==> inputs of job 2959 <==
## wallace_mul
module wallace_mul(input [15:0] a, input [15:0] b, output [32:0] out, input clk);
Settings: LEC_CHECK=0, ABC_AREA=1, CAP_MARGIN=40, CORE_MARGIN=2, CORE_UTILIZATION=72, CTS_CLUSTER_DIAMETER=54, CTS_CLUSTER_SIZE=15, GPL_TIMING_DRIVEN=1, MAX_ROUTING_LAYER=met5, PLACE_DENSITY_LB_ADDON=0.02, SETUP_SLACK_MARGIN=-0.25, SLEW_MARGIN=20; clock period 2.51 ns.
run.sh (not shown) runs the stock make flow with config.mk's settings and CLKGATE_MAP_FILE=.
==> job 7935: changes against job 2959 <==
ABC_AREA = not set   (was 1)
CAP_MARGIN = 20   (was 40)
CORE_UTILIZATION = 58   (was 72)
CTS_CLUSTER_DIAMETER = not set   (was 54)
CTS_CLUSTER_SIZE = not set   (was 15)
GPL_TIMING_DRIVEN = not set   (was 1)
MAX_ROUTING_LAYER = not set   (was met5)
PLACE_DENSITY_LB_ADDON = not set   (was 0.02)
SETUP_SLACK_MARGIN = 0.49   (was -0.25)
==> flow/constraint.sdc (replaced) <==
create_clock -name core_clock -period 2.44 [get_ports {clk}]
set_input_delay 0.4880 -clock core_clock [delete_from_list [all_inputs] [get_ports {clk}]]
set_output_delay 0.4880 -clock core_clock [all_outputs]
set_load 0.01 [all_outputs]
==> job 6028: changes against job 2959 <==
ABC_AREA = not set   (was 1)
CAP_MARGIN = 0   (was 40)
CELL_PAD_IN_SITES_GLOBAL_PLACEMENT = 3   (was not set)
CORE_UTILIZATION = 40   (was 72)
CTS_CLUSTER_DIAMETER = 136   (was 54)
CTS_CLUSTER_SIZE = not set   (was 15)
GPL_TIMING_DRIVEN = not set   (was 1)
MAX_ROUTING_LAYER = met4   (was met5)
PLACE_DENSITY_LB_ADDON = 0.19   (was 0.02)
SETUP_SLACK_MARGIN = not set   (was -0.25)
TNS_END_PERCENT = 65   (was not set)
==> flow/constraint.sdc (replaced) <==
create_clock -name core_clock -period 3.71 [get_ports {clk}]
set_input_delay 0.7420 -clock core_clock [delete_from_list [all_inputs] [get_ports {clk}]]
set_output_delay 0.7420 -clock core_clock [all_outputs]
set_load 0.01 [all_outputs]
==> results <==
Job 7935 produced a layout that fails on negative setup slack. Job 2959 produced a layout that fails on negative setup slack. Job 6028 ran to the end with no violations.
In job 7935 the worst setup slack is worse than in job 2959, by 0.52 ns.
Of job 2959 and job 7935, job 2959 has the higher synthesized cell count (gap about 30%, measured against job 7935).
In job 7935 the cell area is higher than in job 6028, by 6.0%.
The lowest routed wire length belongs to job 6028, the highest to job 2959.
Hold slack, lowest first: job 6028, job 7935, job 2959.
Global-route usage: job 2959 > job 7935 > job 6028.
Between job 6028 and job 7935, the lower sequential share of layout area is in job 7935 (gap 2.8 points).
Register-to-register slack, highest first: job 6028, job 2959, job 7935.
The highest utilization belongs to job 2959, the lowest to job 6028.
==> figures <==
quantity                                                                 job 2959        job 6028                    job 7935
Run status                                             complete, but fails checks  finished clean  complete, but fails checks
Reasons for failing layout checks                            negative setup slack               -        negative setup slack
Filler cell count                                                            1391            5150                        2674
Hold EP                                                                temp_v[22]        u[5][23]                    temp[26]
Initial antenna violation count                                                 0               0                           1
Placed Instance Area                                                  26200 sq um     25400 sq um                 26700 sq um
Hold wc startpoint                                                      v[13][22]        u[2][23]                   u[13][26]
Reported sequential group power                                          15900 uW        10400 uW                    16000 uW
Total number of placement rows                                                 67              89                          74
Total negative slack                                                     -9.12 ns            0 ns                   -15.79 ns
Number of placed instances with taps included                                2733            2508                        2427
Logic power comb                                                         11700 uW         6210 uW                    12000 uW
Number of cell instances after yosys synthesis                               2225            1714                        1714
Layout Utilization                                                          0.873           0.482                       0.739
Register share after synthesis                                              0.578           0.598                       0.598
Routed metal-1 wirelength                                                 21.9 mm         20.9 mm                     20.6 mm
Power Density                                                        1210 nW/um^2     837 nW/um^2                1280 nW/um^2
Vias post-DR                                                                15300           11700                       12600
Met1 usage                                                                  0.386           0.195                       0.292
Proportion of cell area occupied by multi-input gates                       0.338           0.337                       0.337


==> inputs of job 7243 <==
Starting RTL as in the previous note.
Settings: LEC_CHECK=0, ABC_AREA=1, CAP_MARGIN=0, CORE_MARGIN=3, CORE_UTILIZATION=17, CTS_CLUSTER_DIAMETER=35, CTS_CLUSTER_SIZE=93, GPL_ROUTABILITY_DRIVEN=0, HOLD_SLACK_MARGIN=-0.01, MAX_ROUTING_LAYER=met4, PLACE_DENSITY=0.47, SLEW_MARGIN=30; clock period 4.4 ns.
==> job 4670 (differences from job 7243) <==
==> flow/config.mk (replaced) <==
export PLATFORM = sky130hd
export DESIGN_NAME = wallace_mul
export DESIGN_NICKNAME = wallace_mul
export VERILOG_FILES = /design/flow/design.v
export SDC_FILE = /design/flow/constraint.sdc
export NUM_CORES = 4
export LEC_CHECK = 0
export ABC_AREA = 1
export CAP_MARGIN = 20
export CORE_MARGIN = 2
export CORE_UTILIZATION = 57
export PLACE_DENSITY_LB_ADDON = 0.11
export SETUP_SLACK_MARGIN = 0.49
export SLEW_MARGIN = 20
==> flow/constraint.sdc (replaced) <==
create_clock -name core_clock -period 2.44 [get_ports {clk}]
set_input_delay 0.4880 -clock core_clock [delete_from_list [all_inputs] [get_ports {clk}]]
set_output_delay 0.4880 -clock core_clock [all_outputs]
set_load 0.01 [all_outputs]
==> summary.txt <==
Results of the flow run.

The end-of-flow timing check tallies setup violations at 23. OpenSTA lists the critical path startpoint as temp[14]$_DFF_P_. Across all setup checks in the final design, the least slack found is -0.464 ns. The multi-input combinational cells in the finished layout cover a total of 0.0100 mm2. The reasons given for failing layout checks are negative setup slack. In the finished design, the share of the clock period the worst path needs comes to 1.19. The number of filler cells placed in the layout stands at 3,013. The count of cell instances traversed by the critical path stands at 13.

The clock buffer count from CTS stands at around 67. Based on the critical path, the design can be clocked at up to 344 MHz. The number of antenna diodes in the final layout is 0.

The flow ran to the end, but the layout failed its checks.
That was job 4670.
==> summary.txt <==
Results of the flow run.

The total inserted antenna cells stands at 5. The count of cell instances traversed by the critical path stands at 12. The minimum period implied by the final worst setup slack stands at 4.06 ns. The run finished with no timing, DRC or antenna violations.

Tracing the worst setup path back leads to its startpoint at temp[26]$_DFF_P_. TritonCTS created 79 clock buffers. The final setup violation count stands at 0. The layout has about 15,000 filler cells.

Post-route period utilization is reported as 0.923. The maximum frequency from static timing analysis stands at around 250 MHz. The combinational gate area stands at between 0.008 and 0.009 mm2. The setup slack of the critical path after layout stands at between 0.3 and 0.4 ns.
That was job 7243.


==> exp/nickel <==
Starting RTL as in the previous note.
Settings: LEC_CHECK=0, ABC_AREA=1, CAP_MARGIN=20, CORE_MARGIN=2, CORE_UTILIZATION=72, CTS_CLUSTER_DIAMETER=272, CTS_CLUSTER_SIZE=15, HOLD_SLACK_MARGIN=-0.1, PLACE_DENSITY=0.72, SETUP_SLACK_MARGIN=-0.17, SLEW_MARGIN=20; clock period 2.46 ns.
==> inputs of exp/fjord, as changes to exp/nickel <==
ABC_AREA = default   (was 1)
CAP_MARGIN = 35   (was 20)
CORE_UTILIZATION = 33   (was 72)
CTS_CLUSTER_DIAMETER = 54   (was 272)
CTS_CLUSTER_SIZE = default   (was 15)
GPL_TIMING_DRIVEN = 0   (was default)
HOLD_SLACK_MARGIN = 0.29   (was -0.1)
MAX_ROUTING_LAYER = met5   (was default)
PLACE_DENSITY = default   (was 0.72)
PLACE_DENSITY_LB_ADDON = 0.15   (was default)
SETUP_SLACK_MARGIN = 0.99   (was -0.17)
TNS_END_PERCENT = 90   (was default)
==> flow/constraint.sdc (replaced) <==
create_clock -name core_clock -period 5.41 [get_ports {clk}]
set_input_delay 1.0820 -clock core_clock [delete_from_list [all_inputs] [get_ports {clk}]]
set_output_delay 1.0820 -clock core_clock [all_outputs]
set_load 0.01 [all_outputs]
==> inputs of exp/quartz, as changes to exp/nickel <==
ABC_AREA = 0   (was 1)
CAP_MARGIN = 35   (was 20)
CORE_UTILIZATION = 17   (was 72)
CTS_CLUSTER_DIAMETER = default   (was 272)
CTS_CLUSTER_SIZE = default   (was 15)
GPL_ROUTABILITY_DRIVEN = 0   (was default)
HOLD_SLACK_MARGIN = default   (was -0.1)
MAX_ROUTING_LAYER = met4   (was default)
PLACE_DENSITY = 0.47   (was 0.72)
SETUP_SLACK_MARGIN = default   (was -0.17)
SLEW_MARGIN = 40   (was 20)
==> flow/constraint.sdc (replaced) <==
create_clock -name core_clock -period 4.4 [get_ports {clk}]
set_input_delay 0.8800 -clock core_clock [delete_from_list [all_inputs] [get_ports {clk}]]
set_output_delay 0.8800 -clock core_clock [all_outputs]
set_load 0.01 [all_outputs]
==> flow.log <==
[flow] summary of implementation run
INFO  metric totalWireLength = 59,300 µm
INFO  metric layout.failed_checks = setup timing
INFO  metric run_status = finished with violations
INFO  metric antenna_found_initial = 1
INFO  metric nonClkBufAreaFrac = 0.0496
INFO  metric worst_setup_slack_final = -0.542 ns
INFO  metric setup_violations = 24
-- figures above: exp/nickel

==> flow.log <==
[flow] summary of implementation run
INFO  metric wl_met1 = 20,200 µm
INFO  metric setup_violations = 0
INFO  metric worst_setup_slack_final = 0.185 ns
INFO  metric run_status = complete, no violations
INFO  metric cp_cell_sequence = inv_1, ha_1, o21ai_0, a221oi_2, a311oi_2, mux2i_2, o21ai_2, xnor2_1, clkdlybuf4s50_1
INFO  metric antenna_found_initial = 6
INFO  metric route.detailed.vias_per_inst = 3.09
INFO  metric switching_share = 0.295
INFO  metric totalWireLength = 46,200 µm
INFO  metric nonClkBufAreaFrac = 0.0252
-- figures above: exp/quartz

==> flow.log <==
[flow] summary of implementation run
INFO  metric setup_violations = 0
INFO  metric nonClkBufAreaFrac = 0.0427
INFO  metric totalWireLength = 47,000 µm
INFO  metric run_status = complete, no violations
INFO  metric post_synth_main_area_contributors = sky130_fd_sc_hd__dfxtp_1, sky130_fd_sc_hd__fa_1, sky130_fd_sc_hd__and2_1, sky130_fd_sc_hd__ha_1, sky130_fd_sc_hd__buf_4
INFO  metric antenna_found_initial = 1
-- figures above: exp/fjord



==> inputs of delta <==
Starting RTL as in the previous note.
==> flow/config.mk <==
export PLATFORM = sky130hd
export DESIGN_NAME = wallace_mul
export DESIGN_NICKNAME = wallace_mul
export VERILOG_FILES = /design/flow/design.v
export SDC_FILE = /design/flow/constraint.sdc
export NUM_CORES = 4
export LEC_CHECK = 0
export CAP_MARGIN = 35
export CELL_PAD_IN_SITES_GLOBAL_PLACEMENT = 1
export CORE_ASPECT_RATIO = 0.52
export CORE_MARGIN = 10
export CORE_UTILIZATION = 33
export CTS_CLUSTER_DIAMETER = 54
export GPL_ROUTABILITY_DRIVEN = 0
export GPL_TIMING_DRIVEN = 0
export HOLD_SLACK_MARGIN = 0.29
export MAX_ROUTING_LAYER = met5
export PLACE_DENSITY_LB_ADDON = 0.04
export SLEW_MARGIN = 0
export TNS_END_PERCENT = 90
==> flow/constraint.sdc <==
create_clock -name core_clock -period 5.41 [get_ports {clk}]
set_input_delay 1.0820 -clock core_clock [delete_from_list [all_inputs] [get_ports {clk}]]
set_output_delay 1.0820 -clock core_clock [all_outputs]
set_load 0.01 [all_outputs]
==> inputs of garnet, as changes to delta <==
==> flow/config.mk (replaced) <==
export PLATFORM = sky130hd
export DESIGN_NAME = wallace_mul
export DESIGN_NICKNAME = wallace_mul
export VERILOG_FILES = /design/flow/design.v
export SDC_FILE = /design/flow/constraint.sdc
export NUM_CORES = 4
export LEC_CHECK = 0
export CAP_MARGIN = 20
export CORE_ASPECT_RATIO = 0.73
export CORE_MARGIN = 2
export CORE_UTILIZATION = 28
export GPL_ROUTABILITY_DRIVEN = 0
export GPL_TIMING_DRIVEN = 1
export MIN_ROUTING_LAYER = met1
export PLACE_DENSITY_LB_ADDON = 0.19
export SETUP_SLACK_MARGIN = 1.34
export SLEW_MARGIN = 25
==> flow/constraint.sdc (replaced) <==
create_clock -name core_clock -period 4.55 [get_ports {clk}]
set_input_delay 0.9100 -clock core_clock [delete_from_list [all_inputs] [get_ports {clk}]]
set_output_delay 0.9100 -clock core_clock [all_outputs]
set_load 0.01 [all_outputs]
==> inputs of xenon, as changes to delta <==
==> flow/config.mk (replaced) <==
export PLATFORM = sky130hd
export DESIGN_NAME = wallace_mul
export DESIGN_NICKNAME = wallace_mul
export VERILOG_FILES = /design/flow/design.v
export SDC_FILE = /design/flow/constraint.sdc
export NUM_CORES = 4
export LEC_CHECK = 0
export CAP_MARGIN = 20
export CORE_MARGIN = 2
export CORE_UTILIZATION = 71
export HOLD_SLACK_MARGIN = -0.05
export PLACE_DENSITY = 0.6
export SETUP_SLACK_MARGIN = 0.68
export SLEW_MARGIN = 20
export TNS_END_PERCENT = 5
==> flow/constraint.sdc (replaced) <==
create_clock -name core_clock -period 2.41 [get_ports {clk}]
set_input_delay 0.4820 -clock core_clock [delete_from_list [all_inputs] [get_ports {clk}]]
set_output_delay 0.4820 -clock core_clock [all_outputs]
set_load 0.01 [all_outputs]
==> impl_metrics.csv <==
group,metric,value,unit
power_and_ir_drop,p_comb_share,25.4,%
floorplanning,taps,985,
worst_setup_path,regToRegEndpoint,"u[8][8]",
global_route,use_met1,22.2,%
power_and_ir_drop,leakage,11.9,nW
status,status,"complete, no violations",
global_route,grtUsageMet2,15.1,%
floorplanning,chipArea,84400,um^2
worst_setup_path,crit_required,4330,ps
worst_setup_path,reg2reg_slack,4250,ps
routing,wl_met1,32900,um
placement,dp.final_hpwl,41400,um
run,tool_warnings,61,
clocking,postCtsSetupRepairBufs,0,
global_route,gr-usage-met3,2.47,%
layout,post-route-util,39.2,%
That was delta.
==> impl_metrics.csv <==
group,metric,value,unit
status,status,"complete, but fails checks",
status,so.violations,"setup timing",
sta,setup_viol,23,
sta,fin_ws,-981,ps
floorplanning,taps,448,
worst_setup_path,regToRegEndpoint,"u[8][11]",
placement,dp.final_hpwl,32400,um
floorplanning,chipArea,35200,um^2
power_and_ir_drop,leakage,12.5,nW
global_route,gr-usage-met3,7.28,%
global_route,grtUsageMet2,57.4,%
That was xenon.
==> impl_metrics.csv <==
group,metric,value,unit
synthesis,ys_top_logic_family,"adder cells",
floorplanning,taps,1116,
clocking,postCtsSetupRepairBufs,25,
worst_setup_path,reg2reg_slack,3550,ps
status,status,"complete, no violations",
power_and_ir_drop,powerDensity,682,nW/um^2
layout,post-route-util,34.9,%
placement,dp.final_hpwl,32700,um
power_and_ir_drop,p_comb_share,28.0,%
floorplanning,chipArea,88000,um^2
global_route,use_met1,15.9,%
worst_setup_path,regToRegEndpoint,"u[8][16]",
routing,wl_met1,24900,um
power_and_ir_drop,leakage,12.2,nW
run,tool_warnings,63,
global_route,grtUsageMet2,15.0,%
That was garnet.


==> inputs of cedar <==
Starting RTL as in the previous note.
clock: 2.36 ns
lec_check: 0
abc_area: 1
cap_margin: 20
core_margin: 2
core_utilization: 72
cts_cluster_diameter: 396
cts_cluster_size: 15
hold_slack_margin: 0.3
place_density_lb_addon: 0.04
setup_slack_margin: 0.17
slew_margin: 20
==> willow: changes against cedar <==
- ABC_AREA: 1 -> 0
- CAP_MARGIN: 20 -> 0
- CORE_MARGIN: 2 -> 3
- CORE_UTILIZATION: 72 -> 17
- CTS_CLUSTER_DIAMETER: 396 -> unset
- CTS_CLUSTER_SIZE: 15 -> unset
- GPL_ROUTABILITY_DRIVEN: unset -> 0
- HOLD_SLACK_MARGIN: 0.3 -> -0.01
- MAX_ROUTING_LAYER: unset -> met4
- PLACE_DENSITY: unset -> 0.47
- PLACE_DENSITY_LB_ADDON: 0.04 -> unset
- SETUP_SLACK_MARGIN: 0.17 -> unset
- SLEW_MARGIN: 20 -> 40
==> flow/constraint.sdc (replaced) <==
create_clock -name core_clock -period 4.4 [get_ports {clk}]
set_input_delay 0.8800 -clock core_clock [delete_from_list [all_inputs] [get_ports {clk}]]
set_output_delay 0.8800 -clock core_clock [all_outputs]
set_load 0.01 [all_outputs]
==> yarrow: changes against cedar <==
- ABC_AREA: 1 -> unset
- CORE_UTILIZATION: 72 -> 33
- CTS_CLUSTER_DIAMETER: 396 -> unset
- CTS_CLUSTER_SIZE: 15 -> unset
- HOLD_SLACK_MARGIN: 0.3 -> unset
- PLACE_DENSITY: unset -> 0.6
- PLACE_DENSITY_LB_ADDON: 0.04 -> unset
- SETUP_SLACK_MARGIN: 0.17 -> unset
==> flow/constraint.sdc (replaced) <==
create_clock -name core_clock -period 4.25 [get_ports {clk}]
set_input_delay 0.8500 -clock core_clock [delete_from_list [all_inputs] [get_ports {clk}]]
set_output_delay 0.8500 -clock core_clock [all_outputs]
set_load 0.01 [all_outputs]
==> qor summary <==
quantity                                                                                cedar            yarrow            willow
Via density per instance                                                                5.433             4.123             3.094
Synth Area in Simple Gates                                                             0.1062            0.1009            0.1009
Global-route wire length before repair                                              91,090 um         65,870 um         73,420 um
Worst slew pin tran                                                                  599.9 ps          776.6 ps          846.8 ps
Number of antenna violations at the first check in global routing                           0                 1                10
Crit Reg-Reg Endpoint                                                        u[4][12]$_DFF_P_  u[5][16]$_DFF_P_  u[8][19]$_DFF_P_
Number of instances in the synthesized netlist                                          2,225             1,714             1,714
Clock power frac                                                                        0.212             0.290             0.291
Number of different library cells in the post-synthesis netlist                            33                69                69
Outcome                                                            complete, but fails checks    finished clean    finished clean
Reasons for failing layout checks                                                setup timing                 -                 -
Synthesized area divided by synthesized cell count                                  11.15 um2         13.98 um2         13.98 um2
Setup slack of the worst register-to-register path                                    1150 ps           3240 ps           3380 ps
Data arrival at the endpoint of the critical path                                     2560 ps           3290 ps           3450 ps
Met1 layer wirelength in the final routing                                          22,580 um         18,600 um         20,960 um
P_int                                                                               25,050 uW         13,750 uW         13,490 uW
Met2 WL post-DR                                                                     33,410 um         19,520 um         22,500 um
Maximum number of pins on one net before global-route repair                               17                18                17
Power is estimated from default activity; no workload was simulated.
